--- config.mk ---
export PLATFORM = sky130hd
export DESIGN_NAME = apb_dut
export DESIGN_NICKNAME = apb_dut
export VERILOG_FILES = /design/flow/design.v
export SDC_FILE = /design/flow/constraint.sdc
export NUM_CORES = 4
export LEC_CHECK = 0
export CAP_MARGIN = 20
export CELL_PAD_IN_SITES_DETAIL_PLACEMENT = 0
export CELL_PAD_IN_SITES_GLOBAL_PLACEMENT = 0
export CORE_ASPECT_RATIO = 0.64
export CORE_MARGIN = 2
export CORE_UTILIZATION = 72
export CTS_CLUSTER_DIAMETER = 50
export CTS_CLUSTER_SIZE = 18
export GPL_ROUTABILITY_DRIVEN = 0
export MAX_ROUTING_LAYER = met5
export MIN_ROUTING_LAYER = met1
export PLACE_DENSITY_LB_ADDON = 0.05
export SETUP_SLACK_MARGIN = 0.83
export SLEW_MARGIN = 20
--- constraint.sdc ---
create_clock -name core_clock -period 2.86 [get_ports {PCLK}]
set_input_delay 0.5720 -clock core_clock [delete_from_list [all_inputs] [get_ports {PCLK}]]
set_output_delay 0.5720 -clock core_clock [all_outputs]
set_load 0.01 [all_outputs]
--- design.v ---
module apb_dut (
  input  wire        PSEL,
  input  wire        PENABLE,
  input  wire [31:0] PADDR,
  input  wire        PWRITE,
  input  wire [31:0] PWDATA,
  input  wire        PCLK,
  input  wire        PRESET,
  output reg  [31:0] PRDATA,
  output reg         PREADY,
  output reg         PSLVERR
);
  parameter IDLE   = 2'b00;
  parameter SETUP  = 2'b01;
  parameter ACCESS = 2'b10;
  reg [1:0] ps, ns;  
  reg [31:0] mem [31:0];  
  reg        mem_we;      
  always @(posedge PCLK) begin
    if (PRESET) begin
      ps <= IDLE;
    end else begin
      ps <= ns;
    end
  end
  always @(posedge PCLK) begin
    if (mem_we) begin
      mem[PADDR[4:0]] <= PWDATA;
    end
  end
  always @(*) begin
    ns      = ps;
    PREADY  = 1'b0;  
    PSLVERR = 1'b0;  
    mem_we  = 1'b0;
    PRDATA  = mem[PADDR[4:0]];
    case (ps)
      IDLE: begin
        if (PSEL == 1'b1 && PENABLE == 1'b0) begin
          ns = SETUP;
        end else begin
          ns = IDLE;
        end
      end
      SETUP: begin
        if (PSEL == 1'b1 && PENABLE == 1'b1) begin
          ns     = ACCESS;
          PREADY = 1'b1;  
          if (PADDR >= 32) begin  
            PSLVERR = 1'b1;
          end else begin
            if (PWRITE) begin
              mem_we = 1'b1;
            end
          end
        end else if (PSEL == 1'b1 && PENABLE == 1'b0) begin
          ns = SETUP;
        end else begin
          ns = IDLE;
        end
      end
      ACCESS: begin
        PREADY = 1'b1;  
        if (PADDR >= 32) begin
          PSLVERR = 1'b1;
        end
        if (PSEL == 1'b1 && PENABLE == 1'b0) begin
          ns = SETUP;
        end else if (PSEL == 1'b0 && PENABLE == 1'b0) begin
          ns = IDLE;
        end else begin
          ns = IDLE;
        end
      end
      default: ns = IDLE;
    endcase
  end
endmodule
--- run.sh ---
#!/bin/bash
# the make line also repeats each setting of config.mk as NAME=value (left out here)
make -C /OpenROAD-flow-scripts/flow DESIGN_CONFIG=/design/flow/config.mk WORK_HOME=/design/flow/orfs CLKGATE_MAP_FILE= finish
==> changes_impl.md, run 1 <==
## Implementation

* Aoi share at 4.11%
* Port Buffer Count at 102
* Die X-Extent at 296 microns
* Post-synth tally of flip-flops with integrated enable at 1024
* Yosys cell count at 2099
* Post-synth top area cell: edfxtp_1
* CTS sink cnt at 1026
* Mux share at 13.1%
* Failed at: global routing (5_1_grt)
* Synth unique cells at 27
* Main synth FF type: edfxtp_1
* Placed cell area at 44300 sq um
* Ys Warns at 1
* H-tree Lvls at 3
* Clock Path Buffers at 3
* Cell area leaders: edfxtp_1, mux2i_1, o22ai_1
* # IOs at 103
* Yosys reg bits at 1026
* Synth logic family: multiplexers
* Top cells by count: edfxtp_1, mux2i_1, o22ai_1
* Yosys synthesis chip area at 39200 sq um
* Die Height at 191 microns
* Avg Cell Area, Syn at 18.7 sq um
* Post-synthesis cell count at 2099
* Number of buffers created by CTS at 67
* Xor/xnor share at 0%
* Rows at 68
* Post-Syn Area at 39200 sq um
* Status: stopped before the end
* Synth Seq Share at 78.6%
* Root Buffer: clkbuf_16
* Core area at 53900 sq um
* Syn_nets at 2168
* Async set or reset register ratio after synthesis at 0%
* Pre-Place Util at 72.8%
* Die area at 56400 sq um
* Basic Gates by Area at 2.70%
* Top-area cell share at 78.5%
* Most numerous cell in the Yosys netlist: edfxtp_1
* Adders+Majority by Area at 0%
* DP HPWL at 65000 microns
[metrics by stage]
step           setup TNS (ns)  setup slack, ns  utilization, %  total power [W]  std cells
3_3_place_gp          -287.56            -1.04            82.3           0.0184       3114
2_1_floorplan          -88.87           -0.122               -           0.0175       2099
4_1_cts                -0.195          -0.0616            92.0           0.0275       3315
3_5_place_dp          -373.03            -1.10            82.3           0.0185       3114
[what timing repair did]
| action | in CTS |
|---|---|
| cloned | 18 |
| hold buffers | 0 |
| setup buffers | 103 |
| setup endpoints to repair | 1058 |
| gates resized | 643 |
| pin swaps | 102 |
==> run 2, diff against run 1 <==
CTS_CLUSTER_DIAMETER = default   (was 50)
CTS_CLUSTER_SIZE = 100   (was 18)
SETUP_SLACK_MARGIN = -0.24   (was 0.83)
clock period = 2.31 ns   (was 2.86 ns; I/O delays follow)
==> changes_impl.md, run 2 <==
## Flow update

* Status: failed layout checks
* Failing Checks: negative setup slack
* DP Cell Count at 3106
* Syn_nets at 2168
* CTS sink cnt at 1026
* Die X-Extent at 296 microns
* Tightest Hold Check Type: input port to flip-flop
* Most numerous cell in the Yosys netlist: edfxtp_1
* Count of tool warnings at 30
* P_seq at 0.0204 W
* Root Buffer: clkbuf_16
* Synth logic family: multiplexers
* Yosys cell count at 2099
* GR Util All Layers at 47.5%
* Overflow after GRT at 0
* Synth unique cells at 27
* Synth Seq Share at 78.6%
* Crit path from: mem[16][21]
* Aoi share at 4.11%
* Worst path slowest cell: edfxtp_1
* Post-Layout Cell Count at 3396
* Crit-path max cell delay at 0.46 ns
* Crit path capture type: primary output
* Mux share at 13.1%
* Clock Path Buffers at 3
* Top pwr grp: sequential cells
* Slew @ Worst Pin at 0.498 ns
* Die Height at 191 microns
* Final core occ at 94.5%
* Main synth FF type: edfxtp_1
* R2R depth at 5
* Worst hold endpoint: ps[2]
* Routed WL at 154000 microns
* Worst-path clk slew at 0.07 ns
* VDD IR max at 0.656 mV
* Top cells by count: edfxtp_1, mux2i_1, o22ai_1
* Area grow syn2layout at 29.9%
* Leakage at 18.2 nW
* Port Buffer Count at 102
* Rows at 68
* CTS tree: built
* Yosys synthesis chip area at 39200 sq um
* Worst path arrival time at 2.53 ns
* Pwr Total at 0.0385 W
* Cell area leaders: edfxtp_1, mux2i_1, o22ai_1
* Iteration-0 DRC Markers at 6207
* # fillers at 1165
* Comb pwr share at 7.5%
* Crit Path Class: flip-flop to primary output
* Largest net degree at the start of global routing at 41
* RSZ-0062 raised after global routing: true
* Final setup vio count at 1051
* Latency at later pin at 0.69 ns
* Worst R2R Start: ps[2]
* Avg Cell Area, Syn at 18.7 sq um
* Internal at 0.0295 W
* Ys Warns at 1
* Sw power at 0.00899 W
* Top-area cell share at 78.5%
* Setup WS pre-CTS at -1.47 ns
* DRT Pass-1 Iters at 10
* Number of routed nets with antenna violations at 0
* Wire per inst at 45.3 microns
* Pre-Place Util at 72.8%
* Post-synth top area cell: edfxtp_1
* Hold path startpoint: PENABLE
* Post-synthesis cell count at 2099
* Vias after detailed routing at 27523
* Clock Power Share at 39.4%
* # IOs at 103
* Reg power frac at 53.1%
* Core area at 53900 sq um
* PnR worst setup slack at -0.681 ns
* Number of buffers created by CTS at 87
* Startpoint Class: flip-flop
* CP Capture Point: PRDATA[21]
* DRC at 0
* Period Utilization, post-route at 129%
* Adders+Majority by Area at 0%
* P_clk at 0.0152 W
* Max Cap Viol at 0
* CP required at 1.85 ns
* FMAX at 334 MHz
* Worst flop-to-flop path endpoint: mem[23][28]
* Post-Syn Area at 39200 sq um
* Vias/cell at 8.10
* DP HPWL at 64700 microns
* Pwr/cell area at 756 nW/um^2
* Hold Vio Cnt, Final at 0
* Async set or reset register ratio after synthesis at 0%
* Slew Limit Fails at 0
* Skew final at 0.0224 ns
* WHS Path Cells at 2
* Reg-to-reg setup timing slack at -0.08 ns
* Fin crit period at 2.99 ns
* Post-synth tally of flip-flops with integrated enable at 1024
* Max-slew headroom at 65.9%
* CP max FO at 1
* First-pass GRT wire length at 183000 microns
* Combinational Power at 0.00288 W
* Nets at 2654
* Crit path buf inv count at 1
* Xor/xnor share at 0%
* Switching share of power at 23.4%
* Vias in the first global route at 25211
* Die area at 56400 sq um
* Basic Gates by Area at 2.70%
* H-tree Lvls at 3
* CP Cell Sequence: mux2i_2, o22ai_1, nor4_2, nand2_2, buf_6
* Yosys reg bits at 1026
* Critical path's top delay family: simple AND/OR/NAND/NOR gates
* Initial antenna violation count at 6
* Crit path depth at 5
-- run 2: cell type report --
class | count | area [sq um] | area share, %
antenna | 5 | 12.5 | 0.0246
tap | 735 | 920 | 1.81
clock inverter | 48 | 375 | 0.737
timing repair buffer | 529 | 6380 | 12.5
sequential | 1026 | 30800 | 60.5
clock buffer | 112 | 2360 | 4.63
multi-input combinational | 940 | 10100 | 19.8
inverter | 1 | 3.75 | 0.00737
-- run 2: routing by layer --
layer | vias to the layer above | GRT usage [%] | part of all wire [%] | wire length (microns)
met5 | - | 0 | 0.11 | 174
met4 | 8 | 27.2 | 10 | 15300
met3 | 1274 | 16.0 | 19 | 29900
met2 | 3780 | 70.2 | 42 | 64100
met1 | 12870 | 62.6 | 29 | 44300
li1 | 9591 | - | - | -
-- run 2: stage by stage --
stage	TNS [ns]	instance area, sq um	hold slack (ns)
5_1_grt	-185.31	50900	0.409
3_3_place_gp	-740.07	44300	0.578
4_1_cts	-81.69	49200	0.391
6_report	-192.83	50900	0.390
2_1_floorplan	-537.08	39600	0.457
3_5_place_dp	-809.27	44300	0.591
-- run 2: what timing repair did --
action | 4_1_cts | 5_1_grt
pin swaps | 73 | 77
gates cloned | 15 | 13
gates resized | 346 | 232
endpoints found under the hold margin | 0 | 0
setup endpoints to repair | 98 | 101
hold buffers | 0 | 0
buffers inserted | 79 | 61
==> run 3, diff against run 2 <==
ABC_AREA = 1   (was default)
SETUP_SLACK_MARGIN = -0.06   (was -0.24)
clock period = 2.86 ns   (was 2.31 ns; I/O delays follow)
==> changes_impl.md, run 3 <==
## Flow update

* Skew final at 0.0153 ns
* Slew @ Worst Pin at 0.438 ns
* Comb pwr share at 7.0%
* Top-area cell share at 72.2%
* Rows at 71
* Initial antenna violation count at 3
* Internal at 0.0245 W
* Startpoint Class: input port
* Synth logic family: simple AND/OR/NAND/NOR gates
* H-tree Lvls at 3
* Vias/cell at 6.08
* Worst hold endpoint: ps[2]
* Crit path buf inv count at 7
* Most numerous cell in the Yosys netlist: nand2_1
* Yosys synthesis chip area at 42600 sq um
* Yosys reg bits at 1026
* R2R depth at 6
* Core area at 58600 sq um
* DRT Pass-1 Iters at 8
* Main synth FF type: edfxtp_1
* Aoi share at 0.0118%
* CP Cell Sequence: clkdlybuf4s15_2, buf_6, nor3_4, buf_4, buf_12, buf_4, buf_12, nand2_1, nand2_1, nor2_1, nand2_1, clkdlybuf4s15_1
* Adders+Majority by Area at 0%
* Pwr Total at 0.0314 W
* Syn_nets at 4169
* Fin crit period at 2.95 ns
* Period Utilization, post-route at 103%
* Cell area leaders: edfxtp_1, nand2_1, nor2_1
* First-pass GRT wire length at 181000 microns
* Die X-Extent at 308 microns
* WHS Path Cells at 2
* Max Cap Viol at 0
* Latency at later pin at 0.67 ns
* Wire per inst at 23.5 microns
* P_seq at 0.0165 W
* Worst path arrival time at 2.38 ns
* Vias after detailed routing at 31857
* PnR worst setup slack at -0.0935 ns
* Crit-path max cell delay at 0.28 ns
* Yosys cell count at 4100
* Crit path capture type: primary output
* Worst-path clk slew at 0.06 ns
* Post-synthesis cell count at 4100
* Pwr/cell area at 617 nW/um^2
* DRC at 0
* P_clk at 0.0126 W
* Worst path slowest cell: clkdlybuf4s15_1
* Avg Cell Area, Syn at 10.4 sq um
* CP Capture Point: PRDATA[27]
* CTS sink cnt at 1026
* Vias in the first global route at 30725
* Clock Power Share at 40.3%
* Root Buffer: clkbuf_16
* Post-Syn Area at 42600 sq um
* FMAX at 339 MHz
* DP HPWL at 70000 microns
* Crit path depth at 12
* Top pwr grp: sequential cells
* Hold Vio Cnt, Final at 0
* Xor/xnor share at 0%
* Max-slew headroom at 70.7%
* Crit Path Class: input port to primary output
* Critical path's top delay family: buffers and inverters
* Tightest Hold Check Type: input port to flip-flop
* Hold path startpoint: PRESET
* Largest net degree at the start of global routing at 58
* Number of buffers created by CTS at 89
* Pre-Place Util at 72.6%
* Port Buffer Count at 102
* Reg-to-reg setup timing slack at 0.80 ns
* Leakage at 21.4 nW
* Final core occ at 86.7%
* Reg power frac at 52.7%
* Ys Warns at 1
* Worst R2R Start: ps[2]
* Hold bufs inserted after CTS at 0
* Overflow after GRT at 0
* CTS tree: built
* Basic Gates by Area at 25.5%
* Combinational Power at 0.00220 W
* Post-synth tally of flip-flops with integrated enable at 1024
* Switching share of power at 21.9%
* CP max FO at 7
* Async set or reset register ratio after synthesis at 0%
* Die Height at 199 microns
* # IOs at 103
* Failing Checks: negative setup slack
* CP required at 2.29 ns
* Routed WL at 123000 microns
* Synth Seq Share at 72.3%
* Clock Path Buffers at 3
* MI comb area at 11100 sq um
* Sw power at 0.00687 W
* Nets at 4467
* GR Util All Layers at 40.6%
* Number of routed nets with antenna violations at 0
* Mux share at 0%
* Crit path from: PADDR[3]
* Slew Limit Fails at 0
* Iteration-0 DRC Markers at 5371
* Final setup vio count at 8
* Post-synth top area cell: edfxtp_1
* VDD IR max at 0.468 mV
* Count of tool warnings at 28
* Most numerous cell on the critical path: nand2_1
* Area grow syn2layout at 19.5%
* # fillers at 2670
* Top cells by count: nand2_1, edfxtp_1, nor2_1
* Status: failed layout checks
* Die area at 61100 sq um
* Worst flop-to-flop path endpoint: mem[9][29]
* Register Area at 30800 sq um
* Synth unique cells at 16
-- run 3: cell type report --
type / instances / share of cell area (%)
antenna: 3 / 0.0148
clock buffer: 109 / 4.69
clock inverter: 51 / 1.21
inverter: 17 / 0.165
multi-input combinational: 2863 / 21.8
sequential: 1026 / 60.5
tap: 766 / 1.88
timing repair buffer: 401 / 9.65
-- run 3: routing by layer --
metal  GRT usage (%)  share of wire [%]  vias to the layer above
met1            55.8                 35                    14710
met5               0                  0                        -
li1                -                  -                    13886
met4            19.0                5.1                        0
met3            9.18                 15                      477
met2            63.1                 45                     2784
-- run 3: timing repair --
action                                  CTS  global route
resized                                  53            18
pin swaps                                 4             5
endpoints found under the setup margin   32            14
setup buffers                            11            10
gates cloned                              2             1
-- run 3: stage by stage --
step           setup slack (ns)  std cells  hold slack [ns]  setup TNS, ns  area (sq um)
2_1_floorplan            -0.379       4100            0.481        -344.99         42600
5_1_grt                 -0.0634       5235            0.476         -0.272         50900
4_1_cts                  -0.159       5222            0.468         -0.596         50700
3_5_place_dp             -0.542       5049            0.508         -14.60         47500
3_3_place_gp             -0.501       5049            0.508         -14.03         47500
6_report                -0.0935       5236            0.488         -0.354         50900
==> run 4, diff against run 3 <==
CAP_MARGIN = 0   (was 20)
CELL_PAD_IN_SITES_GLOBAL_PLACEMENT = 3   (was 0)
CORE_ASPECT_RATIO = 1.92   (was 0.64)
CORE_UTILIZATION = 58   (was 72)
CTS_CLUSTER_SIZE = 48   (was 100)
GPL_ROUTABILITY_DRIVEN = 1   (was 0)
SETUP_SLACK_MARGIN = 0.22   (was -0.06)
SLEW_MARGIN = 15   (was 20)
TNS_END_PERCENT = 5   (was default)
clock period = 2.96 ns   (was 2.86 ns; I/O delays follow)
==> changes_impl.md, run 4 <==
## Implementation

* Synth logic family: simple AND/OR/NAND/NOR gates
* Pre-Place Util at 58.6%
* Cell area leaders: edfxtp_1, nand2_1, nor2_1
* Ys Warns at 1
* Yosys cell count at 4100
* Yosys synthesis chip area at 42600 sq um
* Async set or reset register ratio after synthesis at 0%
* Post-synthesis cell count at 4100
* Avg Cell Area, Syn at 10.4 sq um
* Top-area cell share at 72.2%
* Most numerous cell in the Yosys netlist: nand2_1
* Aoi share at 0.0118%
* Stop err: [ERROR FLW-0024] Place density exceeds 1.0 (current PLACE_DENSITY_LB_ADDON =  0.05). Please check if the value of  PLACE_DENSITY_LB_ADDON is between 0 and 0.99.
* Adders+Majority by Area at 0%
* Core area at 72700 sq um
* Synth Seq Share at 72.3%
* Die Height at 379 microns
* Status: stopped before the end
* Main synth FF type: edfxtp_1
* Rows at 137
* Synth unique cells at 16
* Xor/xnor share at 0%
* Die area at 75700 sq um
* Mux share at 0%
* Yosys reg bits at 1026
* Post-synth tally of flip-flops with integrated enable at 1024
* Basic Gates by Area at 25.5%
* Syn_nets at 4169
* Die X-Extent at 199 microns
* Post-Syn Area at 42600 sq um
* Failed at: global placement without I/O (3_1_place_gp_skip_io)
* Top cells by count: nand2_1, edfxtp_1, nor2_1
* Post-synth top area cell: edfxtp_1
==> run 5, diff against run 4 <==
ABC_AREA = default   (was 1)
CAP_MARGIN = 20   (was 0)
CELL_PAD_IN_SITES_DETAIL_PLACEMENT = default   (was 0)
CELL_PAD_IN_SITES_GLOBAL_PLACEMENT = default   (was 3)
CORE_ASPECT_RATIO = default   (was 1.92)
CORE_UTILIZATION = 70   (was 58)
CTS_CLUSTER_DIAMETER = 290   (was default)
CTS_CLUSTER_SIZE = default   (was 48)
GPL_ROUTABILITY_DRIVEN = default   (was 1)
MAX_ROUTING_LAYER = default   (was met5)
MIN_ROUTING_LAYER = default   (was met1)
PLACE_DENSITY_LB_ADDON = default   (was 0.05)
SETUP_SLACK_MARGIN = default   (was 0.22)
SLEW_MARGIN = 20   (was 15)
TNS_END_PERCENT = default   (was 5)
clock period = 2.84 ns   (was 2.96 ns; I/O delays follow)
==> changes_impl.md, run 5 <==
## Flow update

* CP max FO at 6
* Worst flop-to-flop path endpoint: mem[15][25]
* Avg Cell Area, Syn at 18.7 sq um
* Crit path from: PADDR[3]
* Crit path buf inv count at 8
* PnR worst setup slack at -0.287 ns
* Crit path capture type: primary output
* Iteration-0 DRC Markers at 4111
* Sw power at 0.00688 W
* Post-synthesis cell count at 2099
* Clock Power Share at 40.3%
* Max Cap Viol at 0
* Main synth FF type: edfxtp_1
* Most numerous cell in the Yosys netlist: edfxtp_1
* Xor/xnor share at 0%
* Switching share of power at 21.8%
* Area grow syn2layout at 30.2%
* R2R depth at 5
* Ys Warns at 1
* Vias in the first global route at 24072
* Period Utilization, post-route at 110%
* First-pass GRT wire length at 167000 microns
* Reg power frac at 52.8%
* Latency at later pin at 0.66 ns
* Worst-path clk slew at 0.06 ns
* Failing Checks: negative setup slack
* Port Buffer Count at 102
* Layout Cell Area excl Fill at 51000 sq um
* Adders+Majority by Area at 0%
* Synth logic family: multiplexers
* Tightest Hold Check Type: input port to flip-flop
* Leakage at 18.1 nW
* Core area at 55200 sq um
* Rows at 86
* RSZ-0062 raised after global routing: true
* Max-slew headroom at 20.6%
* # fillers at 1576
* Critical path's top delay family: buffers and inverters
* Root Buffer: clkbuf_16
* Post-synth top area cell: edfxtp_1
* Number of routed nets with antenna violations at 0
* Reg-to-reg setup timing slack at 0.55 ns
* Post-Syn Area at 39200 sq um
* M1 GR Usage at 53.0%
* Crit path depth at 12
* VDD IR max at 0.518 mV
* Top cells by count: edfxtp_1, mux2i_1, o22ai_1
* Largest net degree at the start of global routing at 41
* Startpoint Class: input port
* Antenna cells at 0
* # IOs at 103
* P_seq at 0.0166 W
* Synth unique cells at 27
* Mux share at 13.1%
* Yosys reg bits at 1026
* Worst hold endpoint: ps[2]
* Placed cell area at 44200 sq um
* Vias after detailed routing at 24791
* Vias/cell at 7.36
* Gp weighted congestion at 0.863
* Met3 Use GR at 9.26%
* Initial antenna violation count at 5
* Crit Path Class: input port to primary output
* Die area at 57900 sq um
* Cell area leaders: edfxtp_1, mux2i_1, o22ai_1
* H-tree Lvls at 3
* Count of tool warnings at 32
* Slew Limit Fails at 0
* Synth Seq Share at 78.6%
* CP required at 2.27 ns
* CP Cell Sequence: buf_8, buf_6, buf_8, nand4b_1, buf_6, buf_12, buf_8, o22ai_1, nor4_2, buf_4, nand2_2, buf_6
* CTS sink cnt at 1026
* Yosys synthesis chip area at 39200 sq um
* Fin crit period at 3.13 ns
* Number of buffers created by CTS at 95
* Nets at 2620
* Syn_nets at 2168
* P_clk at 0.0127 W
* Worst R2R Start: ps[2]
* Async set or reset register ratio after synthesis at 0%
* Crit-path max cell delay at 0.39 ns
* Basic Gates by Area at 2.70%
* Hold bufs inserted after CTS at 0
* Die X-Extent at 241 microns
* CP Capture Point: PRDATA[17]
* Die Height at 241 microns
* Top-area cell share at 78.5%
* Hold path startpoint: PENABLE
* Aoi share at 4.11%
* Pwr/cell area at 618 nW/um^2
* Wire per inst at 38.6 microns
* Post-synth tally of flip-flops with integrated enable at 1024
* Internal at 0.0246 W
* DRT Pass-1 Iters at 6
* DRC at 0
* Final setup vio count at 31
* Status: failed layout checks
* Top pwr grp: sequential cells
* Hold Vio Cnt, Final at 0
* Comb pwr share at 6.9%
* Worst path slowest cell: o22ai_1
* Worst path arrival time at 2.56 ns
* Routed WL at 130000 microns
* GR Util All Layers at 41.4%
* Most Crowded Layer GR: met2
* DP HPWL at 60800 microns
* Combinational Power at 0.00217 W
* Clock Path Buffers at 3
* Yosys cell count at 2099
* Slew @ Worst Pin at 1.19 ns
* Pre-Place Util at 71.0%
* WHS Path Cells at 2
* Final core occ at 92.4%
* Met2 usage at 66.7%
* Skew final at 0.0346 ns
* Overflow after GRT at 0
* FMAX at 320 MHz
* CTS tree: built
[run 5: stage by stage]
step	TNS, ns	power [W]	worst slack (ns)	cells	hold slack (ns)
global route	-3.30	0.0320	-0.279	3370	0.566
floorplan	-104.70	0.0177	-0.138	2099	0.457
detailed placement	-298.89	0.0186	-1.15	3100	0.577
CTS	-1.42	0.0309	-0.132	3332	0.514
global placement	-289.19	0.0185	-1.12	3100	0.550
finish	-2.97	0.0315	-0.287	3370	0.556
[run 5: area by class of cell]
class	instances	area, sq um	share of cell area, %
Clock buffer	120	2530	4.97
Clock inverter	48	448	0.878
Inverter	1	3.75	0.00736
Multi-Input combinational cell	940	10400	20.4
Sequential cell	1026	30800	60.4
Tap cell	748	936	1.83
Timing Repair Buffer	487	5880	11.5
[run 5: metal layers]
layer | part of all wire (%) | vias up
met5 | 0.035 | -
met4 | 8.5 | 8
met3 | 13 | 707
met2 | 47 | 2459
met1 | 31 | 12094
li1 | - | 9523
[run 5: what timing repair did]
item | in CTS | in global routing
gates resized | 460 | 187
gates cloned | 15 | 4
pin swaps | 89 | 63
buffers inserted | 54 | 51
endpoints found under the setup margin | 32 | 32
==> run 6, diff against run 5 <==
CORE_UTILIZATION = 68   (was 70)
CTS_CLUSTER_DIAMETER = default   (was 290)
SETUP_SLACK_MARGIN = 0.87   (was default)
clock period = 2.98 ns   (was 2.84 ns; I/O delays follow)
==> changes_impl.md, run 6 <==
## Flow update

* Status: failed layout checks
* Failing Checks: negative setup slack
* Aoi share at 4.11%
* Crit-path max cell delay at 0.86 ns
* Setup TNS at -7.68 ns
* Vias in the first global route at 25166
* Critical path's top delay family: multiplexers
* Worst-path clk slew at 0.06 ns
* Cell area leaders: edfxtp_1, mux2i_1, o22ai_1
* Port Buffer Count at 102
* Post-synth tally of flip-flops with integrated enable at 1024
* Most numerous cell in the Yosys netlist: edfxtp_1
* Pre-Place Util at 69.1%
* Clock Power Share at 40.5%
* Sw power at 0.00715 W
* Mux share at 13.1%
* Reg power frac at 52.3%
* Number of routed nets with antenna violations at 0
* Slew Limit Fails at 0
* Crit path buf inv count at 3
* Crit path depth at 7
* Final setup vio count at 32
* Most Crowded Layer GR: met2
* Synth logic family: multiplexers
* Initial antenna violation count at 16
* Latency at later pin at 0.70 ns
* Worst R2R Start: ps[2]
* CP Cell Sequence: buf_16, buf_4, mux2i_1, o22ai_1, nor4_2, nand2_1, buf_2
* Iteration-0 DRC Markers at 5467
* Async set or reset register ratio after synthesis at 0%
* Adders+Majority by Area at 0%
* Ys Warns at 1
* Skew final at 0.0350 ns
* Count of tool warnings at 33
* Worst flop-to-flop path endpoint: mem[9][12]
* Crit path from: PADDR[1]
* Post-Syn Area at 39200 sq um
* Basic Gates by Area at 2.70%
* Tightest Hold Check Type: input port to flip-flop
* H-tree Lvls at 3
* Fin crit period at 3.85 ns
* # fillers at 1341
* RSZ-0062 raised after global routing: true
* # IOs at 103
* Clock Path Buffers at 3
* Leakage at 19.5 nW
* Combinational Power at 0.00218 W
* Post-synthesis cell count at 2099
* DRT Pass-1 Iters at 6
* Top pwr grp: sequential cells
* FMAX at 259 MHz
* Hold Vio Cnt, Final at 0
* Hold bufs inserted after CTS at 0
* Core area at 56700 sq um
* Wire per inst at 48.0 microns
* Yosys reg bits at 1026
* Vias/cell at 8.07
* Xor/xnor share at 0%
* Internal at 0.0232 W
* Comb pwr share at 7.2%
* Met3 Use GR at 11.9%
* Syn_nets at 2168
* Gp weighted congestion at 0.858
* Hold path startpoint: PSEL
* First-pass GRT wire length at 180000 microns
* CP required at 2.38 ns
* CTS tree: built
* Yosys cell count at 2099
* VDD IR max at 0.878 mV
* Root Buffer: clkbuf_16
* Avg Cell Area, Syn at 18.7 sq um
* Vias after detailed routing at 28670
* GR Util All Layers at 43.5%
* R2R depth at 8
* Switching share of power at 23.6%
* Area grow syn2layout at 36.4%
* CTS sink cnt at 1026
* DRC at 0
* Crit path capture type: primary output
* Number of buffers created by CTS at 96
* P_clk at 0.0123 W
* Crit Path Class: input port to primary output
* CP Capture Point: PRDATA[19]
* Worst path slowest cell: mux2i_1
* Synth Seq Share at 78.6%
* Die area at 59600 sq um
* Slew @ Worst Pin at 1.18 ns
* WHS Path Cells at 2
* CP max FO at 16
* Max Cap Viol at 0
* Nets at 2787
* Worst path arrival time at 3.26 ns
* P_seq at 0.0159 W
* Final core occ at 94.3%
* Yosys synthesis chip area at 39200 sq um
* Die X-Extent at 244 microns
* Startpoint Class: input port
* Pwr/cell area at 567 nW/um^2
* Max-slew headroom at 21.1%
* Worst hold endpoint: ps[2]
* M1 GR Usage at 56.6%
* Largest net degree at the start of global routing at 33
* Rows at 87
* DP HPWL at 57800 microns
* Met2 usage at 67.8%
* Reg-to-reg setup timing slack at 0.55 ns
* PnR worst setup slack at -0.874 ns
* Synth unique cells at 27
* Top-area cell share at 78.5%
* Post-synth top area cell: edfxtp_1
* Period Utilization, post-route at 129%
* Main synth FF type: edfxtp_1
* Routed WL at 171000 microns
* Overflow after GRT at 0
* Die Height at 244 microns
* Top cells by count: edfxtp_1, mux2i_1, o22ai_1
-- run 6: cell type report --
cell class / instances / area, sq um / share of cell area [%]
timing repair buffer: 653 / 8980 / 16.8
tap: 756 / 946 / 1.77
clock inverter: 41 / 263 / 0.491
multi-input combinational: 940 / 9810 / 18.4
clock buffer: 124 / 2640 / 4.94
inverter: 1 / 3.75 / 0.00702
antenna: 12 / 30.0 / 0.0562
sequential: 1026 / 30800 / 57.6
-- run 6: stage by stage --
step	setup slack, ns	cells	power (W)	cell area, sq um	hold slack (ns)
after floorplan	-0.0260	2099	0.0168	39600	0.457
after global placement	-1.14	3117	0.0177	44400	0.556
after detailed placement	-1.17	3117	0.0177	44400	0.597
after CTS	0.0546	3448	0.0291	51200	0.274
after global routing	-0.727	3543	0.0305	53400	0.265
final	-0.874	3553	0.0303	53500	0.256
-- run 6: layer usage --
layer	share of wire, %	vias up
li1	-	9859
met4	11	22
met5	0.18	-
met3	19	1315
met1	28	13544
met2	42	3930
-- run 6: timing repair --
action / in CTS / in global routing
pin swaps: 79 / 52
endpoints found under the hold margin: 0 / 0
resized: 574 / 160
setup buffers: 128 / 44
endpoints found under the setup margin: 1058 / 1058
cloned: 38 / 49
==> run 7, diff against run 6 <==
ABC_AREA = 1   (was default)
CAP_MARGIN = 0   (was 20)
CTS_CLUSTER_DIAMETER = 379   (was default)
CTS_CLUSTER_SIZE = 22   (was default)
PLACE_DENSITY_LB_ADDON = 0.14   (was default)
SETUP_SLACK_MARGIN = default   (was 0.87)
clock period = 2.51 ns   (was 2.98 ns; I/O delays follow)
==> changes_impl.md, run 7 <==
## Flow update

* Async set or reset register ratio after synthesis at 0%
* R2R depth at 6
* Combinational Power at 0.00278 W
* Cell area leaders: edfxtp_1, nand2_1, nor2_1
* Slew Limit Fails at 0
* Pre-Place Util at 68.8%
* Post-Syn Area at 42600 sq um
* Adders+Majority by Area at 0%
* GR Util All Layers at 37.7%
* P_clk at 0.00894 W
* Slew @ Worst Pin at 0.417 ns
* Port Buffer Count at 102
* Reg-to-reg setup timing slack at 0.55 ns
* Synth logic family: simple AND/OR/NAND/NOR gates
* Largest net degree at the start of global routing at 55
* CP max FO at 11
* CP Capture Point: PRDATA[0]
* Yosys synthesis chip area at 42600 sq um
* Xor/xnor share at 0%
* Startpoint Class: input port
* CP required at 2.01 ns
* Internal at 0.0237 W
* Comb pwr share at 9.1%
* Die area at 64600 sq um
* Avg Cell Area, Syn at 10.4 sq um
* Worst hold endpoint: ps[2]
* Post-synthesis cell count at 4100
* Clock Path Buffers at 3
* Most numerous cell in the Yosys netlist: nand2_1
* Switching share of power at 22.5%
* Met3 Use GR at 6.47%
* H-tree Lvls at 2
* Skew final at 0.0218 ns
* Met2 usage at 59.8%
* # IOs at 103
* Top pwr grp: sequential cells
* PnR worst setup slack at -0.0894 ns
* Top cells by count: nand2_1, edfxtp_1, nor2_1
* Aoi share at 0.0118%
* Die X-Extent at 254 microns
* Fin Hold WS at 0.422 ns
* Status: failed layout checks
* Synth Seq Share at 72.3%
* Worst-path clk slew at 0.08 ns
* Worst path arrival time at 2.10 ns
* Worst path slowest cell: buf_12
* Final setup vio count at 15
* P_seq at 0.0188 W
* Area grow syn2layout at 18.8%
* Synth unique cells at 16
* Max Cap Viol at 0
* First-pass GRT wire length at 176000 microns
* Worst R2R Start: ps[2]
* Syn_nets at 4169
* Critical path's top delay family: buffers and inverters
* CTS sink cnt at 1026
* FMAX at 385 MHz
* Crit path buf inv count at 6
* RSZ-0062 raised after global routing: true
* Worst flop-to-flop path endpoint: mem[7][14]
* Vias/cell at 5.91
* Initial antenna violation count at 2
* Yosys reg bits at 1026
* DRC at 0
* M1 GR Usage at 49.4%
* Reg power frac at 61.6%
* Die Height at 254 microns
* Pwr/cell area at 604 nW/um^2
* Latency at later pin at 0.65 ns
* Crit path from: PADDR[0]
* Post-synth tally of flip-flops with integrated enable at 1024
* Gp weighted congestion at 0.923
* VDD IR max at 0.842 mV
* Number of buffers created by CTS at 52
* Main synth FF type: edfxtp_1
* Crit path capture type: primary output
* Count of tool warnings at 30
* Vias in the first global route at 29309
* Ys Warns at 1
* Max-slew headroom at 72.2%
* Most Crowded Layer GR: met2
* Vias after detailed routing at 31114
* Crit Path Class: input port to primary output
* Hold path startpoint: PSEL
* Tightest Hold Check Type: input port to flip-flop
* Most numerous cell on the critical path: nand2_1
* DP HPWL at 71200 microns
* DRT Pass-1 Iters at 8
* Mux share at 0%
* Sw power at 0.00686 W
* Leakage at 21.1 nW
* Rows at 91
* Nets at 4483
* Yosys cell count at 4100
* CTS tree: built
* Number of routed nets with antenna violations at 0
* CP Cell Sequence: buf_16, clkinv_16, buf_12, buf_16, buf_4, nand2_1, nand2_1, nand2_1, nand2_1, nand2_2, nand2_1, nor2_1, nand2_1, buf_2
* Clock Power Share at 29.3%
* Top-area cell share at 72.2%
* Routed WL at 124000 microns
* Root Buffer: clkbuf_16
* Post-synth top area cell: edfxtp_1
* Crit path depth at 14
* Crit-path max cell delay at 0.17 ns
* Wire per inst at 23.6 microns
* WHS Path Cells at 3
* Core area at 61800 sq um
* Failing Checks: negative setup slack
* Setup TNS at -0.505 ns
* Iteration-0 DRC Markers at 4505
* Hold Vio Cnt, Final at 0
* Basic Gates by Area at 25.5%
* Period Utilization, post-route at 104%
* Overflow after GRT at 0
* Fin crit period at 2.60 ns
run 7: metal layers:
metal  up-vias  part of all wire (%)
li1      13872                     -
met1     14446                    34
met2      2272                    47
met3       524                    12
met4         0                   7.2
met5         -                     0
run 7: through the flow:
step	setup WS (ns)	power (W)	std cells	instance area, sq um	utilization, %
2_1_floorplan	-0.276	0.0203	4100	42600	-
3_3_place_gp	-0.638	0.0215	5135	47600	77.0
3_5_place_dp	-0.675	0.0216	5135	47600	77.0
4_1_cts	-0.0562	0.0302	5232	49700	80.4
5_1_grt	-0.144	0.0311	5261	50500	81.7
6_report	-0.0894	0.0305	5263	50500	81.8
run 7: area by class of cell:
| class | instances | area [sq um] |
|---|---|---|
| flip-flops and latches | 1026 | 30800 |
| multi-input cells | 2863 | 11400 |
| fillers | 3302 | 11300 |
| repair buffers | 454 | 5870 |
| clock buffers | 63 | 1360 |
| well taps | 837 | 1050 |
| inverters | 17 | 105 |
| clock inverters | 1 | 8.76 |
| diodes | 2 | 5.00 |
run 7: timing repair:
item	4_1_cts	5_1_grt
buffers inserted	22	11
gates cloned	11	20
resized	152	155
hold buffers	0	0
endpoints found under the setup margin	33	30
pin swaps	14	55
endpoints found under the hold margin	0	0
==> run 8, diff against run 7 <==
ABC_AREA = default   (was 1)
CAP_MARGIN = 20   (was 0)
CORE_MARGIN = 4   (was 2)
CORE_UTILIZATION = 55   (was 68)
CTS_CLUSTER_DIAMETER = default   (was 379)
CTS_CLUSTER_SIZE = 69   (was 22)
MIN_ROUTING_LAYER = met2   (was default)
PLACE_DENSITY_LB_ADDON = default   (was 0.14)
SETUP_SLACK_MARGIN = 0.14   (was default)
clock period = 5.33 ns   (was 2.51 ns; I/O delays follow)
==> changes_impl.md, run 8 <==
## Flow update

* Worst path arrival time at 4.03 ns
* Ys Warns at 1
* RSZ-0062 raised after global routing: false
* Worst path slowest cell: clkdlybuf4s50_1
* Max Cap Viol at 0
* Hold Vio Cnt, Final at 0
* Syn_nets at 2168
* Crit path from: PADDR[4]
* Layout Cell Area excl Fill at 45500 sq um
* Max-slew headroom at 28.4%
* Sw power at 0.00350 W
* Basic Gates by Area at 2.70%
* Yosys synthesis chip area at 39200 sq um
* P_clk at 0.00689 W
* Clock Power Share at 41.6%
* Reg power frac at 53.6%
* Routed WL at 103000 microns
* Post-Syn Area at 39200 sq um
* Largest net degree at the start of global routing at 46
* Pre-Place Util at 55.7%
* Overflow after GRT at 0
* CP max FO at 19
* First-pass GRT wire length at 147000 microns
* Die Height at 275 microns
* Clock Path Buffers at 3
* Combinational Power at 0.000796 W
* Startpoint Class: input port
* Most numerous cell in the Yosys netlist: edfxtp_1
* P_seq at 0.00887 W
* Initial antenna violation count at 0
* Aoi share at 4.11%
* Vias in the first global route at 29525
* DRT Pass-1 Iters at 54
* VDD IR max at 0.270 mV
* Period Utilization, post-route at 95.7%
* DRC at 2
* Post-synthesis cell count at 2099
* Root Buffer: clkbuf_16
* Final setup vio count at 0
* DP HPWL at 57500 microns
* Worst flop-to-flop path endpoint: mem[6][21]
* Crit-path max cell delay at 0.71 ns
* Setup TNS at 0 ns
* H-tree Lvls at 3
* R2R depth at 4
* Critical path's top delay family: buffers and inverters
* Skew final at 0.0153 ns
* Count of tool warnings at 27
* Avg Cell Area, Syn at 18.7 sq um
* Vias after detailed routing at 26836
* Synth logic family: multiplexers
* Main synth FF type: edfxtp_1
* Yosys reg bits at 1026
* Adders+Majority by Area at 0%
* # IOs at 103
* Post-synth top area cell: edfxtp_1
* FMAX at 196 MHz
* Wire per inst at 30.7 microns
* Top-area cell share at 78.5%
* Reg-to-reg setup timing slack at 2.40 ns
* Latency at later pin at 0.67 ns
* Worst hold endpoint: ps[1]
* Comb pwr share at 4.8%
* Crit path capture type: primary output
* Synth unique cells at 27
* Gp weighted congestion at 0.818
* Crit Path Class: input port to primary output
* GR Util All Layers at 39.7%
* Vias/cell at 7.99
* Number of buffers created by CTS at 101
* Nets at 2387
* Mux share at 13.1%
* Slew Limit Fails at 0
* Switching share of power at 21.2%
* Slew @ Worst Pin at 1.07 ns
* Post-synth tally of flip-flops with integrated enable at 1024
* Placed cell area at 42500 sq um
* CP required at 4.26 ns
* Async set or reset register ratio after synthesis at 0%
* Synth Seq Share at 78.6%
* Iteration-0 DRC Markers at 5102
* Port Buffer Count at 102
* Leakage at 15.9 nW
* Top pwr grp: sequential cells
* WHS Path Cells at 2
* CTS tree: built
* Die area at 75600 sq um
* Area grow syn2layout at 16.2%
* Fin crit period at 5.10 ns
* Xor/xnor share at 0%
* Worst R2R Start: ps[2]
* Die X-Extent at 275 microns
* Internal at 0.0131 W
* Rows at 97
* Hold path startpoint: ps[2]
* Failing Checks: design-rule violations
* Top cells by count: edfxtp_1, mux2i_1, o22ai_1
* Cell area leaders: edfxtp_1, mux2i_1, o22ai_1
* Postcts setup bufs at 0
* Crit path buf inv count at 5
* Core area at 70400 sq um
* CP Capture Point: PRDATA[18]
* Pwr/cell area at 364 nW/um^2
* Number of routed nets with antenna violations at 0
* CP Cell Sequence: clkdlybuf4s50_1, buf_4, nand4bb_4, buf_12, o22ai_1, nor4_1, buf_4, nand2_1, clkdlybuf4s50_1
* Yosys cell count at 2099
* Status: failed layout checks
* Tightest Hold Check Type: flip-flop to flip-flop
* CTS sink cnt at 1026
* Worst-path clk slew at 0.06 ns
* Crit path depth at 9
==> run 8: repair_timing <==
item | in CTS | in global routing
gates resized | 0 | 3
hold buffers | 0 | 0
setup endpoints to repair | 0 | 6
==> run 8: area by class of cell <==
cell class / count / area, sq um
tap: 940 / 1180
inverter: 1 / 3.75
antenna: 21 / 52.6
timing repair buffer: 248 / 2330
sequential: 1026 / 30800
clock inverter: 59 / 470
fill: 4876 / 24800
multi-input combinational: 940 / 8070
clock buffer: 124 / 2660
==> run 8: routing by layer <==
layer / vias to the layer above / share of wire (%) / track usage [%]
li1: 9013 / - / -
met1: 9013 / 0 / -
met2: 7986 / 48 / 46.0
met3: 795 / 43 / 55.5
met4: 29 / 7.6 / 8.35
met5: - / 0.73 / 12.8
==> run 8: metrics by stage <==
stage          cells  utilization (%)  power, W  worst slack [ns]  hold slack [ns]
5_1_grt         3338             64.6    0.0170             0.169            0.561
3_3_place_gp    3155             60.4   0.00982             0.304            0.497
4_1_cts         3338             64.8    0.0165             0.240            0.528
2_1_floorplan   2099                -   0.00940             0.419            0.457
3_5_place_dp    3155             60.4   0.00983             0.250            0.515
6_report        3359             64.7    0.0166             0.230            0.539
==> run 9, diff against run 8 <==
CAP_MARGIN = 5   (was 20)
MAX_ROUTING_LAYER = met4   (was default)
MIN_ROUTING_LAYER = met1   (was met2)
==> changes_impl.md, run 9 <==
## Flow update

* Status: finished clean
* Final setup vio count at 0
* Number of buffers created by CTS at 101
* Number of routed nets with antenna violations at 0
* P_seq at 0.00888 W
* Critical path's top delay family: buffers and inverters
* Ys Warns at 1
* Count of tool warnings at 27
* Leakage at 15.9 nW
* Worst path slowest cell: or4b_2
* Slew Limit Fails at 0
* Worst path arrival time at 3.99 ns
* Comb pwr share at 4.7%
* Synth logic family: multiplexers
* CTS tree: built
* Crit path buf inv count at 4
* Latency at later pin at 0.65 ns
* Yosys synthesis chip area at 39200 sq um
* Crit Path Class: input port to primary output
* R2R depth at 4
* Fin crit period at 5.06 ns
* Clock Power Share at 41.2%
* Pre-Place Util at 55.7%
* Xor/xnor share at 0%
* Worst-path clk slew at 0.06 ns
* P_clk at 0.00677 W
* Yosys cell count at 2099
* GR Util All Layers at 27.9%
* Initial antenna violation count at 12
* Die Height at 275 microns
* Die X-Extent at 275 microns
* H-tree Lvls at 3
* Pwr/cell area at 360 nW/um^2
* Clock Path Buffers at 3
* CP max FO at 24
* Combinational Power at 0.000777 W
* CP Cell Sequence: clkdlybuf4s50_1, or4b_2, buf_4, o22ai_1, nor4_1, buf_4, nand2_1, clkdlybuf4s50_1
* Setup TNS at 0 ns
* Vias after detailed routing at 20853
* CTS sink cnt at 1026
* Mux share at 13.1%
* Vias in the first global route at 20618
* Routed WL at 102000 microns
* Post-synth tally of flip-flops with integrated enable at 1024
* Die area at 75600 sq um
* Worst R2R Start: ps[2]
* Slew @ Worst Pin at 1.09 ns
* Avg Cell Area, Syn at 18.7 sq um
* Basic Gates by Area at 2.70%
* First-pass GRT wire length at 145000 microns
* Main synth FF type: edfxtp_1
* Sw power at 0.00336 W
* Top cells by count: edfxtp_1, mux2i_1, o22ai_1
* Placed cell area at 42500 sq um
* Post-Syn Area at 39200 sq um
* DRT Pass-1 Iters at 7
* Post-synth top area cell: edfxtp_1
* Nets at 2387
* Skew final at 0.00723 ns
* Yosys reg bits at 1026
* Most numerous cell in the Yosys netlist: edfxtp_1
* CP Capture Point: PRDATA[18]
* Top-area cell share at 78.5%
* Overflow after GRT at 0
* Post-synthesis cell count at 2099
* Met1 wire length at 44000 microns
* Layout Cell Area excl Fill at 45600 sq um
* Startpoint Class: input port
* Reg power frac at 54.1%
* Max-slew headroom at 27.0%
* Adders+Majority by Area at 0%
* FMAX at 198 MHz
* Crit-path max cell delay at 0.76 ns
* Internal at 0.0131 W
* Syn_nets at 2168
* Rows at 97
* CP required at 4.26 ns
* Aoi share at 4.11%
* Port Buffer Count at 102
* Gp weighted congestion at 0.788
* Hold path startpoint: ps[2]
* Switching share of power at 20.4%
* Max Cap Viol at 0
* Tightest Hold Check Type: flip-flop to flip-flop
* Core area at 70400 sq um
* DP HPWL at 57500 microns
* Largest net degree at the start of global routing at 46
* Cell area leaders: edfxtp_1, mux2i_1, o22ai_1
* Worst hold endpoint: ps[1]
* Worst flop-to-flop path endpoint: mem[30][11]
* DR top layer: met4
* Pwr Total at 0.0164 W
* Crit path depth at 8
* Async set or reset register ratio after synthesis at 0%
* Synth Seq Share at 78.6%
* # IOs at 103
* Period Utilization, post-route at 94.9%
* VDD IR max at 0.269 mV
* Crit path from: PADDR[0]
* Iteration-0 DRC Markers at 2402
* Vias/cell at 6.24
* Crit path capture type: primary output
* Root Buffer: clkbuf_16
* Top pwr grp: sequential cells
* WHS Path Cells at 2
* Reg-to-reg setup timing slack at 2.54 ns
* Area grow syn2layout at 16.2%
* Wire per inst at 30.4 microns
* Hold Vio Cnt, Final at 0
* Met3 WL post-DR at 7610 microns
* Met2 wire len at 47800 microns
* RSZ-0062 raised after global routing: false
* Synth unique cells at 27
* DRC at 0
## run 9: layout make-up
cell class	instances	area [sq um]
clock buffer	124	2660
inverter	1	3.75
tap	940	1180
antenna	6	15.0
timing repair buffer	248	2370
clock inverter	59	470
sequential	1026	30800
multi-input combinational	940	8070
fill	4880	24800
## run 9: through the flow
stage | hold WS [ns] | worst slack [ns] | cells | util (%)
2_1_floorplan | 0.457 | 0.419 | 2099 | -
3_3_place_gp | 0.497 | 0.304 | 3155 | 60.4
3_5_place_dp | 0.515 | 0.250 | 3155 | 60.4
4_1_cts | 0.528 | 0.240 | 3338 | 64.8
5_1_grt | 0.557 | 0.190 | 3344 | 64.7
6_report | 0.536 | 0.274 | 3344 | 64.7
## run 9: timing repair
action,in CTS,in global routing
buffers inserted,0,0
setup endpoints to repair,0,1
resized,0,1
hold buffers,0,0
## run 9: per-layer routing
layer | vias up | track usage, %
met3 | 135 | 5.04
met2 | 748 | 42.5
met1 | 10926 | 40.0
met4 | 0 | 6.52
met5 | - | -
li1 | 9044 | -
==> run 10, diff against run 9 <==
ABC_AREA = 1   (was default)
CAP_MARGIN = 20   (was 5)
CELL_PAD_IN_SITES_DETAIL_PLACEMENT = 2   (was default)
CELL_PAD_IN_SITES_GLOBAL_PLACEMENT = 3   (was default)
CORE_ASPECT_RATIO = 0.64   (was default)
CORE_MARGIN = 2   (was 4)
CORE_UTILIZATION = 58   (was 55)
CTS_CLUSTER_SIZE = 48   (was 69)
GPL_ROUTABILITY_DRIVEN = 0   (was default)
MAX_ROUTING_LAYER = met5   (was met4)
PLACE_DENSITY_LB_ADDON = 0.05   (was default)
SETUP_SLACK_MARGIN = 0.83   (was 0.14)
SLEW_MARGIN = 25   (was 20)
clock period = 3.17 ns   (was 5.33 ns; I/O delays follow)
==> changes_impl.md, run 10 <==
## Implementation

* Status: stopped before the end
* Failed at: global placement without I/O (3_1_place_gp_skip_io)
* Stop err: [ERROR FLW-0024] Place density exceeds 1.0 (current PLACE_DENSITY_LB_ADDON =  0.05). Please check if the value of  PLACE_DENSITY_LB_ADDON is between 0 and 0.99.
* Async set or reset register ratio after synthesis at 0%
* Die Height at 221 microns
* Synth Seq Share at 72.3%
* Most numerous cell in the Yosys netlist: nand2_1
* Avg Cell Area, Syn at 10.4 sq um
* Post-Syn Area at 42600 sq um
* Syn_nets at 4169
* Post-synthesis cell count at 4100
* Core area at 72700 sq um
* Yosys reg bits at 1026
* Main synth FF type: edfxtp_1
* Die X-Extent at 343 microns
* Adders+Majority by Area at 0%
* Xor/xnor share at 0%
* Yosys synthesis chip area at 42600 sq um
* Rows at 79
* Post-synth top area cell: edfxtp_1
* Synth unique cells at 16
* Basic Gates by Area at 25.5%
* Aoi share at 0.0118%
* Synth logic family: simple AND/OR/NAND/NOR gates
* Pre-Place Util at 58.6%
* Post-synth tally of flip-flops with integrated enable at 1024
* Cell area leaders: edfxtp_1, nand2_1, nor2_1
* Yosys cell count at 4100
* Top cells by count: nand2_1, edfxtp_1, nor2_1
* Mux share at 0%
* Ys Warns at 1
* Top-area cell share at 72.2%
* Die area at 75600 sq um
==> run 11, diff against run 10 <==
ABC_AREA = default   (was 1)
CELL_PAD_IN_SITES_DETAIL_PLACEMENT = default   (was 2)
CELL_PAD_IN_SITES_GLOBAL_PLACEMENT = default   (was 3)
CORE_ASPECT_RATIO = default   (was 0.64)
CORE_UTILIZATION = 70   (was 58)
CTS_CLUSTER_SIZE = 31   (was 48)
GPL_ROUTABILITY_DRIVEN = default   (was 0)
MAX_ROUTING_LAYER = default   (was met5)
MIN_ROUTING_LAYER = default   (was met1)
PLACE_DENSITY_LB_ADDON = default   (was 0.05)
SETUP_SLACK_MARGIN = 0.57   (was 0.83)
SLEW_MARGIN = 20   (was 25)
clock period = 2.33 ns   (was 3.17 ns; I/O delays follow)
==> changes_impl.md, run 11 <==
## Implementation

* Post-Syn Area at 39200 sq um
* Most numerous cell in the Yosys netlist: edfxtp_1
* Avg Cell Area, Syn at 18.7 sq um
* Yosys cell count at 2099
* H-tree Lvls at 3
* Post-synth tally of flip-flops with integrated enable at 1024
* Top cells by count: edfxtp_1, mux2i_1, o22ai_1
* Aoi share at 4.11%
* Status: stopped before the end
* Number of buffers created by CTS at 96
* Yosys synthesis chip area at 39200 sq um
* Synth unique cells at 27
* Yosys reg bits at 1026
* Syn_nets at 2168
* Basic Gates by Area at 2.70%
* Root Buffer: clkbuf_16
* Clock Path Buffers at 3
* Xor/xnor share at 0%
* Cell area leaders: edfxtp_1, mux2i_1, o22ai_1
* Synth logic family: multiplexers
* Die X-Extent at 241 microns
* Async set or reset register ratio after synthesis at 0%
* Pre-Place Util at 71.0%
* DP HPWL at 59100 microns
* Ys Warns at 1
* Die Height at 241 microns
* # IOs at 103
* Main synth FF type: edfxtp_1
* Post-synthesis cell count at 2099
* Failed at: global routing (5_1_grt)
* Port Buffer Count at 102
* Core area at 55200 sq um
* Gp weighted congestion at 0.831
* Top-area cell share at 78.5%
* Post-synth top area cell: edfxtp_1
* Synth Seq Share at 78.6%
* Mux share at 13.1%
* Die area at 57900 sq um
* Adders+Majority by Area at 0%
* CTS sink cnt at 1026
* Rows at 86
* Setup WS pre-CTS at -1.28 ns
-- run 11: through the flow --
| stage | setup TNS [ns] | std cells | instance area (sq um) | utilization (%) | hold slack (ns) |
|---|---|---|---|---|---|
| after floorplan | -520.37 | 2099 | 39600 | - | 0.457 |
| after global placement | -665.93 | 3109 | 44500 | 80.6 | 0.553 |
| after detailed placement | -694.18 | 3109 | 44500 | 80.6 | 0.598 |
| after CTS | -7.59 | 3397 | 50900 | 92.3 | 0.169 |
-- run 11: what timing repair did --
action,CTS
hold buffers,0
buffers inserted,71
pin swaps,122
resized,577
gates cloned,40
endpoints found under the setup margin,1058
==> run 12, diff against run 11 <==
CORE_UTILIZATION = 68   (was 70)
CTS_CLUSTER_SIZE = 22   (was 31)
SETUP_SLACK_MARGIN = default   (was 0.57)
clock period = 3.28 ns   (was 2.33 ns; I/O delays follow)
==> changes_impl.md, run 12 <==
## Flow update

* Yosys reg bits at 1026
* Hold Vio Cnt, Final at 0
* Placed cell area at 44300 sq um
* Critical path's top delay family: buffers and inverters
* Post-synth top area cell: edfxtp_1
* Fin crit period at 3.32 ns
* P_seq at 0.0144 W
* Vias after detailed routing at 22733
* Crit-path max cell delay at 0.32 ns
* DRC at 0
* RSZ-0062 raised after global routing: true
* Synth unique cells at 27
* Yosys synthesis chip area at 39200 sq um
* Number of routed nets with antenna violations at 0
* Gp weighted congestion at 0.840
* Worst flop-to-flop path endpoint: mem[7][30]
* Max Cap Viol at 0
* Reg power frac at 53.5%
* Ys Warns at 1
* Most numerous cell on the critical path: buf_4
* Die X-Extent at 244 microns
* VDD IR max at 0.684 mV
* Vias/cell at 6.79
* Comb pwr share at 5.6%
* Reg-to-reg setup timing slack at 0.90 ns
* Tightest Hold Check Type: flip-flop to flip-flop
* Rows at 87
* Yosys cell count at 2099
* CP max FO at 7
* WHS Path Cells at 2
* Number of buffers created by CTS at 97
* Period Utilization, post-route at 101%
* Worst path slowest cell: nor4_2
* Worst-path clk slew at 0.06 ns
* Largest net degree at the start of global routing at 37
* Basic Gates by Area at 2.70%
* Status: failed layout checks
* Xor/xnor share at 0%
* Hold path startpoint: ps[2]
* Top cells by count: edfxtp_1, mux2i_1, o22ai_1
* H-tree Lvls at 3
* Async set or reset register ratio after synthesis at 0%
* Root Buffer: clkbuf_16
* # fillers at 2460
* Nets at 2578
* Aoi share at 4.11%
* Worst path arrival time at 2.67 ns
* P_clk at 0.0110 W
* Internal at 0.0214 W
* DP HPWL at 62500 microns
* CP Cell Sequence: clkdlybuf4s15_2, buf_6, buf_4, nand4_1, buf_6, buf_4, o22ai_1, nor4_2, buf_4, nand2_1, dlygate4sd2_1
* Mux share at 13.1%
* Clock Power Share at 40.9%
* CTS sink cnt at 1026
* Routed WL at 107000 microns
* Final core occ at 85.7%
* Most numerous cell in the Yosys netlist: edfxtp_1
* Worst R2R Start: ps[2]
* Failing Checks: negative setup slack
* Layout Cell Area excl Fill at 48600 sq um
* CTS tree: built
* Adders+Majority by Area at 0%
* Overflow after GRT at 0
* Pre-Place Util at 69.1%
* Slew Limit Fails at 0
* Post-Syn Area at 39200 sq um
* Cell area leaders: edfxtp_1, mux2i_1, o22ai_1
* Sw power at 0.00551 W
* Die Height at 244 microns
* Top pwr grp: sequential cells
* PnR worst setup slack at -0.0430 ns
* CP Capture Point: PRDATA[20]
* Slew @ Worst Pin at 1.15 ns
* Area grow syn2layout at 24.1%
* Post-synth tally of flip-flops with integrated enable at 1024
* FMAX at 301 MHz
* Startpoint Class: input port
* GR Util All Layers at 36.2%
* Combinational Power at 0.00151 W
* Synth Seq Share at 78.6%
* Post-synthesis cell count at 2099
* Register Area at 30800 sq um
* Port Buffer Count at 102
* Crit path capture type: primary output
* Latency at later pin at 0.64 ns
* Wire per inst at 31.9 microns
* Skew final at 0.0173 ns
* Switching share of power at 20.5%
* DRT Pass-1 Iters at 5
* Core area at 56700 sq um
* Avg Cell Area, Syn at 18.7 sq um
* Leakage at 17.6 nW
* CP required at 2.62 ns
* Final setup vio count at 4
* Die area at 59600 sq um
* MI comb area at 8830 sq um
* Crit path depth at 11
* Pwr/cell area at 554 nW/um^2
* Max-slew headroom at 23.4%
* Vias in the first global route at 22657
* Syn_nets at 2168
* Count of tool warnings at 31
* # IOs at 103
* First-pass GRT wire length at 152000 microns
* Setup TNS at -0.0514 ns
* Crit Path Class: input port to primary output
* Clock Path Buffers at 3
* Initial antenna violation count at 4
* Main synth FF type: edfxtp_1
* Crit path from: PADDR[3]
* Top-area cell share at 78.5%
* Crit path buf inv count at 7
* Worst hold endpoint: ps[1]
* R2R depth at 5
* Synth logic family: multiplexers
* Iteration-0 DRC Markers at 2984
[run 12: through the flow]
step                      setup slack (ns)  total power (W)  hold WS [ns]  std cells
after global routing               -0.0955           0.0276         0.537       3346
final                              -0.0430           0.0269         0.509       3347
after floorplan                     -0.268           0.0153         0.457       2099
after detailed placement            -0.699           0.0161         0.503       3125
after CTS                         0.000987           0.0269         0.514       3335
after global placement              -0.678           0.0161         0.495       3125
[run 12: area by class of cell]
type                    count  share of cell area, %
flip-flops and latches   1026                   63.3
multi-input cells         940                   18.2
repair buffers            443                   10.1
clock buffers             115                   5.26
well taps                 756                   1.95
clock inverters            65                   1.18
inverters                   1                0.00772
diodes                      1                0.00515
[run 12: timing repair]
item | 4_1_cts | 5_1_grt
setup endpoints to repair | 32 | 31
setup buffers | 24 | 10
resized | 167 | 80
pin swaps | 31 | 23
gates cloned | 6 | 1
hold buffers | 0 | 0
[run 12: routing by layer]
metal  global-route usage (%)  wire length, microns
met2                     57.5                 51200
met4                     14.6                  4640
met5                        0                    26
met1                     48.3                 38500
met3                     9.87                 12500
==> run 13, diff against run 12 <==
ABC_AREA = 1   (was default)
CAP_MARGIN = 0   (was 20)
HOLD_SLACK_MARGIN = 0.3   (was default)
PLACE_DENSITY_LB_ADDON = 0.14   (was default)
clock period = 2.49 ns   (was 3.28 ns; I/O delays follow)
==> changes_impl.md, run 13 <==
## Flow update

* Adders+Majority by Area at 0%
* Yosys synthesis chip area at 42600 sq um
* Combinational Power at 0.00280 W
* Syn_nets at 4169
* Main synth FF type: edfxtp_1
* Sw power at 0.00822 W
* Clock Power Share at 41.1%
* Layout Cell Area excl Fill at 52200 sq um
* Hold bufs inserted after CTS at 0
* H-tree Lvls at 3
* DRT Pass-1 Iters at 6
* CP required at 1.99 ns
* PnR worst setup slack at -0.184 ns
* Comb pwr share at 7.6%
* Die area at 64600 sq um
* Most numerous cell on the critical path: nand2_1
* Post-synth tally of flip-flops with integrated enable at 1024
* Placed cell area at 47600 sq um
* Switching share of power at 22.2%
* Rows at 91
* Count of tool warnings at 30
* Most numerous cell in the Yosys netlist: nand2_1
* P_seq at 0.0190 W
* Leakage at 22.0 nW
* Pwr/cell area at 708 nW/um^2
* Pwr Total at 0.0370 W
* Fin crit period at 2.67 ns
* Vias in the first global route at 31200
* Number of buffers created by CTS at 99
* Crit path depth at 15
* Vias/cell at 6.06
* DP HPWL at 70700 microns
* Worst path slowest cell: nor2_1
* Overflow after GRT at 0
* Initial antenna violation count at 5
* Post-synthesis cell count at 4100
* Hold path startpoint: PSEL
* First-pass GRT wire length at 187000 microns
* Die Height at 254 microns
* Top pwr grp: sequential cells
* Largest net degree at the start of global routing at 60
* RSZ-0062 raised after global routing: true
* WHS Path Cells at 3
* Synth Seq Share at 72.3%
* Internal at 0.0288 W
* CP max FO at 10
* Startpoint Class: input port
* Crit-path max cell delay at 0.17 ns
* Routed WL at 131000 microns
* Number of routed nets with antenna violations at 0
* Wire per inst at 24.4 microns
* Synth unique cells at 16
* Setup TNS at -1.02 ns
* Iteration-0 DRC Markers at 4976
* Worst hold endpoint: ps[2]
* CTS sink cnt at 1026
* Slew @ Worst Pin at 0.456 ns
* Cell area leaders: edfxtp_1, nand2_1, nor2_1
* Gp weighted congestion at 0.933
* Xor/xnor share at 0%
* Clock Path Buffers at 3
* Mux share at 0%
* CP Cell Sequence: buf_16, inv_16, buf_16, buf_4, buf_12, buf_4, nand2_1, nand2_1, nand2_1, nand2_1, nand2_1, nand2_1, nor2_1, nand2_1, buf_6
* Avg Cell Area, Syn at 10.4 sq um
* Root Buffer: clkbuf_16
* Ys Warns at 1
* Hold Vio Cnt, Final at 0
* Worst-path clk slew at 0.06 ns
* Pre-Place Util at 68.8%
* Async set or reset register ratio after synthesis at 0%
* Crit path buf inv count at 7
* Die X-Extent at 254 microns
* Area grow syn2layout at 22.7%
* Crit path capture type: primary output
* Critical path's top delay family: buffers and inverters
* Core area at 61800 sq um
* Status: failed layout checks
* Tightest Hold Check Type: input port to flip-flop
* Slew Limit Fails at 0
* Reg-to-reg setup timing slack at 0.54 ns
* Final setup vio count at 18
* Post-Syn Area at 42600 sq um
* CP Capture Point: PRDATA[19]
* DRC at 0
* Max Cap Viol at 0
* GR Util All Layers at 40.1%
* Yosys cell count at 4100
* Worst path arrival time at 2.18 ns
* Nets at 4541
* Period Utilization, post-route at 107%
* Latency at later pin at 0.66 ns
* Crit Path Class: input port to primary output
* MI comb area at 11300 sq um
* Aoi share at 0.0118%
* FMAX at 374 MHz
* # fillers at 2951
* Register Area at 30800 sq um
* # IOs at 103
* Vias after detailed routing at 32637
* Post-synth top area cell: edfxtp_1
* Top cells by count: nand2_1, edfxtp_1, nor2_1
* Max-slew headroom at 69.6%
* Port Buffer Count at 102
* P_clk at 0.0152 W
* Yosys reg bits at 1026
* Reg power frac at 51.3%
* R2R depth at 6
* Skew final at 0.0131 ns
* Synth logic family: simple AND/OR/NAND/NOR gates
* Basic Gates by Area at 25.5%
* CTS tree: built
* Failing Checks: negative setup slack
* Crit path from: PADDR[0]
* VDD IR max at 0.910 mV
* Worst flop-to-flop path endpoint: mem[7][9]
* Top-area cell share at 72.2%
* Worst R2R Start: ps[2]
[run 13: routing by layer]
metal,global-route usage (%),vias to the layer above,routed length [microns]
li1,-,14051,-
met1,50.0,15175,42500
met2,64.4,2719,61600
met5,0,-,46
met4,26.9,8,10400
met3,8.07,684,17000
[run 13: repair_timing]
| action | in CTS | in global routing |
|---|---|---|
| cloned | 12 | 8 |
| buffers inserted | 49 | 5 |
| resized | 204 | 79 |
| pin swaps | 24 | 16 |
| endpoints found under the setup margin | 33 | 32 |
[run 13: per-stage QoR]
stage          hold slack, ns  setup slack (ns)  cells  utilization, %
4_1_cts                 0.376           -0.0516   5376            83.9
6_report                0.391            -0.184   5389            84.5
3_3_place_gp            0.519            -0.642   5135            77.0
2_1_floorplan           0.481            -0.292   4100               -
5_1_grt                 0.409            -0.215   5388            84.5
3_5_place_dp            0.518            -0.693   5135            77.0
[run 13: layout make-up]
type	count	share of cell area [%]
flip-flops and latches	1026	59.0
repair buffers	465	10.9
inverters	17	0.182
diodes	1	0.00479
clock buffers	120	5.14
well taps	837	2.01
multi-input cells	2863	21.7
clock inverters	60	1.06
No activity file was given, so power comes from the tool's default toggle rates.
